== job 101 ==
## design_5
module design_5 #(parameter width = 8, parameter cwidth =4)(
  input [width-1:0] OPA, OPB,
  input CLK, RST, CE, MODE, CIN,
  input [1:0] INP_VALID,
  input [cwidth-1:0] CMD,
  output reg [2*width:0] RES,
  output reg OFLOW,
  output reg COUT,
  output reg G,
  output reg L,
  output reg E,
  output reg ERR
);
reg [2*width:0] temp;
reg [2*width:0] next_RES;
reg next_COUT, next_OFLOW, next_G, next_L, next_E, next_ERR;
localparam CMD_ADD = 4'b0000;
localparam CMD_SUB = 4'b0001;
localparam CMD_ADD_CIN = 4'b0010;
localparam CMD_SUB_CIN = 4'b0011;
localparam CMD_EGL = 4'b1000;
localparam CMD_INC_MUL = 4'b1001;
localparam CMD_SHIFT_MUL = 4'b1010;
localparam CMD_SI_UNSI_ADD = 4'b1011;
localparam CMD_SI_UNSI_SUB = 4'b1100;
localparam CMD_INC_A = 4'b0100;
localparam CMD_DEC_A = 4'b0101;
localparam CMD_INC_B = 4'b0110;
localparam CMD_DEC_B = 4'b0111;
localparam CMD_AND = 4'b0000;
localparam CMD_NAND = 4'b0001;
localparam CMD_OR = 4'b0010;
localparam CMD_NOR = 4'b0011;
localparam CMD_XOR = 4'b0100;
localparam CMD_XNOR = 4'b0101;
localparam CMD_ROL_A_B = 4'b1100;
localparam CMD_ROR_A_B = 4'b1101;
localparam CMD_NOT_A = 4'b0110;
localparam CMD_SHR1_A = 4'b1000;
localparam CMD_SHLI_A = 4'b1001;
localparam CMD_NOT_B = 4'b0111;
localparam CMD_SHR1_B = 4'b1010;
localparam CMD_SHL1_B = 4'b1011;
wire [2:0] amount;
assign amount = OPB[2:0];
always@(posedge CLK or posedge RST)
begin
    if(RST)begin
        next_RES <= 'b0;
        next_COUT <= 1'b0;
        next_OFLOW <= 1'b0;
        next_G <= 1'b0;
        next_E <= 1'b0;
        next_L <= 1'b0;
        next_ERR <= 1'b0;
    end
    else if(CE)
    begin
        if(INP_VALID == 2'b00)
        begin
            next_RES <= 'b0;
            next_COUT <= 1'b0;
            next_OFLOW <= 1'b0;
            next_G <= 1'b0;
            next_E <= 1'b0;
            next_L <= 1'b0;
            next_ERR <= 1'b0;
        end
        else if(INP_VALID ==2'b11)
        begin
            next_RES <= 'b0;
            next_COUT <= 1'b0;
            next_OFLOW <= 1'b0;
            next_G <= 1'b0;
            next_E <= 1'b0;
            next_L <= 1'b0;
            next_ERR <= 1'b0;
            if(MODE)begin
                case(CMD)
                    CMD_ADD:
  ...
export LEC_CHECK = 0
export ABC_AREA = 1
export CAP_MARGIN = 10
export CELL_PAD_IN_SITES_GLOBAL_PLACEMENT = 3
export CORE_MARGIN = 8
export CORE_UTILIZATION = 17
export CTS_CLUSTER_DIAMETER = 207
export CTS_CLUSTER_SIZE = 77
export GPL_ROUTABILITY_DRIVEN = 0
export GPL_TIMING_DRIVEN = 0
export HOLD_SLACK_MARGIN = 0.16
export MIN_ROUTING_LAYER = met2
export PLACE_DENSITY_LB_ADDON = 0.29
export SETUP_SLACK_MARGIN = 2.23
export SLEW_MARGIN = 20
export TNS_END_PERCENT = 5
create_clock -name core_clock -period 8.0 [get_ports {CLK}]
run.sh (not shown) runs the stock make flow with config.mk's settings and CLKGATE_MAP_FILE=.
--- input diff job 101..job 102 ---
# job 101
export LEC_CHECK = 0
export ABC_AREA = 1
export CAP_MARGIN = 10
export CELL_PAD_IN_SITES_GLOBAL_PLACEMENT = 3
export CORE_MARGIN = 8
export CORE_UTILIZATION = 17
export CTS_CLUSTER_DIAMETER = 207
export CTS_CLUSTER_SIZE = 77
export GPL_ROUTABILITY_DRIVEN = 0
export GPL_TIMING_DRIVEN = 0
export HOLD_SLACK_MARGIN = 0.16
export MIN_ROUTING_LAYER = met2
export PLACE_DENSITY_LB_ADDON = 0.29
export SETUP_SLACK_MARGIN = 2.23
export SLEW_MARGIN = 20
export TNS_END_PERCENT = 5
create_clock -name core_clock -period 8.0 [get_ports {CLK}]
# job 102
export LEC_CHECK = 0
export ABC_AREA = 0
export CAP_MARGIN = 20
export CORE_ASPECT_RATIO = 1.95
export CORE_MARGIN = 2
export CORE_UTILIZATION = 51
export CTS_CLUSTER_DIAMETER = 378
export CTS_CLUSTER_SIZE = 17
export SLEW_MARGIN = 20
export TNS_END_PERCENT = 5
create_clock -name core_clock -period 8.0 [get_ports {CLK}]
[summary]
Job 101 has a lower average footprint of a synthesized cell than job 102. Total track usage ends up higher on job 102. Job 102 vs. job 101: number of clock-tree buffers in the layout lost 1; post-synthesis share of cell area spent on and, or, nand and nor gates lost 15 points; post-layout total power lost 17%. Non-clock buffer count is higher on job 101.
The following lists how job 103 was set up differently from job 102:
# job 102
export LEC_CHECK = 0
export ABC_AREA = 0
export CAP_MARGIN = 20
export CORE_ASPECT_RATIO = 1.95
export CORE_MARGIN = 2
export CORE_UTILIZATION = 51
export CTS_CLUSTER_DIAMETER = 378
export CTS_CLUSTER_SIZE = 17
export SLEW_MARGIN = 20
export TNS_END_PERCENT = 5
create_clock -name core_clock -period 8.0 [get_ports {CLK}]
# job 103
export LEC_CHECK = 0
export CAP_MARGIN = 15
export CELL_PAD_IN_SITES_GLOBAL_PLACEMENT = 3
export CORE_MARGIN = 2
export CORE_UTILIZATION = 17
export GPL_ROUTABILITY_DRIVEN = 0
export GPL_TIMING_DRIVEN = 0
export HOLD_SLACK_MARGIN = 0.16
export MIN_ROUTING_LAYER = met2
export SLEW_MARGIN = 20
export TNS_END_PERCENT = 40
create_clock -name core_clock -period 8.0 [get_ports {CLK}]
Per the comparison of job 103 with job 102, power density over the cells shows a reduction of 4.7%; wire length shows an increase of 29%; post-CTS resize count shows an increase of 36; minimum clock period after layout shows an increase of 0.40 ns.
Diff job 103 and job 102: post-route cell area lower in job 102
Job 103 vs. job 102: detailed-routing wirelength on met1 went down by 100%.
Master of the slowest instance on the critical path: clkdlybuf4s50_1 -> job 102, fa_1 -> job 103
Job 103 vs job 102, number of buffers inserted to repair setup after CTS went up by 1.
The higher clock group share of total power came out of job 102.
| first-pass GRT wire length | job 103 vs job 102 | about 22% higher |
Relative to job 102, clock distribution area overhead in the final layout decreased by 0.22 points in job 103.
The run showing the greater met1 usage in global routing is job 102.
Changes in job 104 relative to job 103:
# job 103
export LEC_CHECK = 0
export CAP_MARGIN = 15
export CELL_PAD_IN_SITES_GLOBAL_PLACEMENT = 3
export CORE_MARGIN = 2
export CORE_UTILIZATION = 17
export GPL_ROUTABILITY_DRIVEN = 0
export GPL_TIMING_DRIVEN = 0
export HOLD_SLACK_MARGIN = 0.16
export MIN_ROUTING_LAYER = met2
export SLEW_MARGIN = 20
export TNS_END_PERCENT = 40
create_clock -name core_clock -period 8.0 [get_ports {CLK}]
# job 104
export LEC_CHECK = 0
export CAP_MARGIN = 20
export CORE_MARGIN = 2
export CORE_UTILIZATION = 40
export SLEW_MARGIN = 20
create_clock -name core_clock -period 8.0 [get_ports {CLK}]
## What came out
Job 104 went all the way through synthesis, placement and routing and the layout is clean on timing, DRC and antenna.
Job 104 ends up with lower number of buffer and inverter instances along the worst setup path than job 103 does.
NOTE: clock period minus worst slack in job 104 falls short of that of job 103
Job 104 against job 103: area added between synthesis and finish saw a decrease; number of nets in the layout saw a decrease; worst hold slack saw a decrease; post-cts resize count saw a decrease; routed wire length saw a decrease.
Between job 103 and job 104, the cell count went down.
Job 104 vs job 103: number of global-route vias before repair down
The overall power reported for job 104 is smaller than that of job 103 by 0.00014 W.
Job 104 gives less fraction of power spent switching nets than job 103 did.
Changes in job 105 relative to job 104:
# job 104
export LEC_CHECK = 0
export CAP_MARGIN = 20
export CORE_MARGIN = 2
export CORE_UTILIZATION = 40
export SLEW_MARGIN = 20
create_clock -name core_clock -period 8.0 [get_ports {CLK}]
# job 105
export LEC_CHECK = 0
export ABC_AREA = 1
export CAP_MARGIN = 20
export CELL_PAD_IN_SITES_GLOBAL_PLACEMENT = 2
export CORE_ASPECT_RATIO = 1.95
export CORE_MARGIN = 2
export CORE_UTILIZATION = 26
export CTS_CLUSTER_DIAMETER = 378
export CTS_CLUSTER_SIZE = 17
export PLACE_DENSITY = 0.39
export SLEW_MARGIN = 20
export TNS_END_PERCENT = 5
create_clock -name core_clock -period 8.0 [get_ports {CLK}]
Results
Fmax: job 105 higher than job 104. Going from job 104 to job 105, number of clock-tree buffers in the layout down 2, total track usage shows a reduction of 2.8 points, core utilization down 15 points, worst setup slack increased 0.083 ns, cell count after synthesis saw an increase. Of job 105 and job 104, the lower global-route met1 utilization belongs to job 105. Of the two values seen for largest combinational cell category by area, adder cells was produced by job 104 and simple AND/OR/NAND/NOR gates by job 105. The final layout from job 105, which completed every stage, passed the timing, DRC and antenna checks at the end of the flow. Worst setup path startpoint: OPB[1] -> job 105, OPA[1] -> job 104.
Power is estimated from default activity; no workload was simulated.
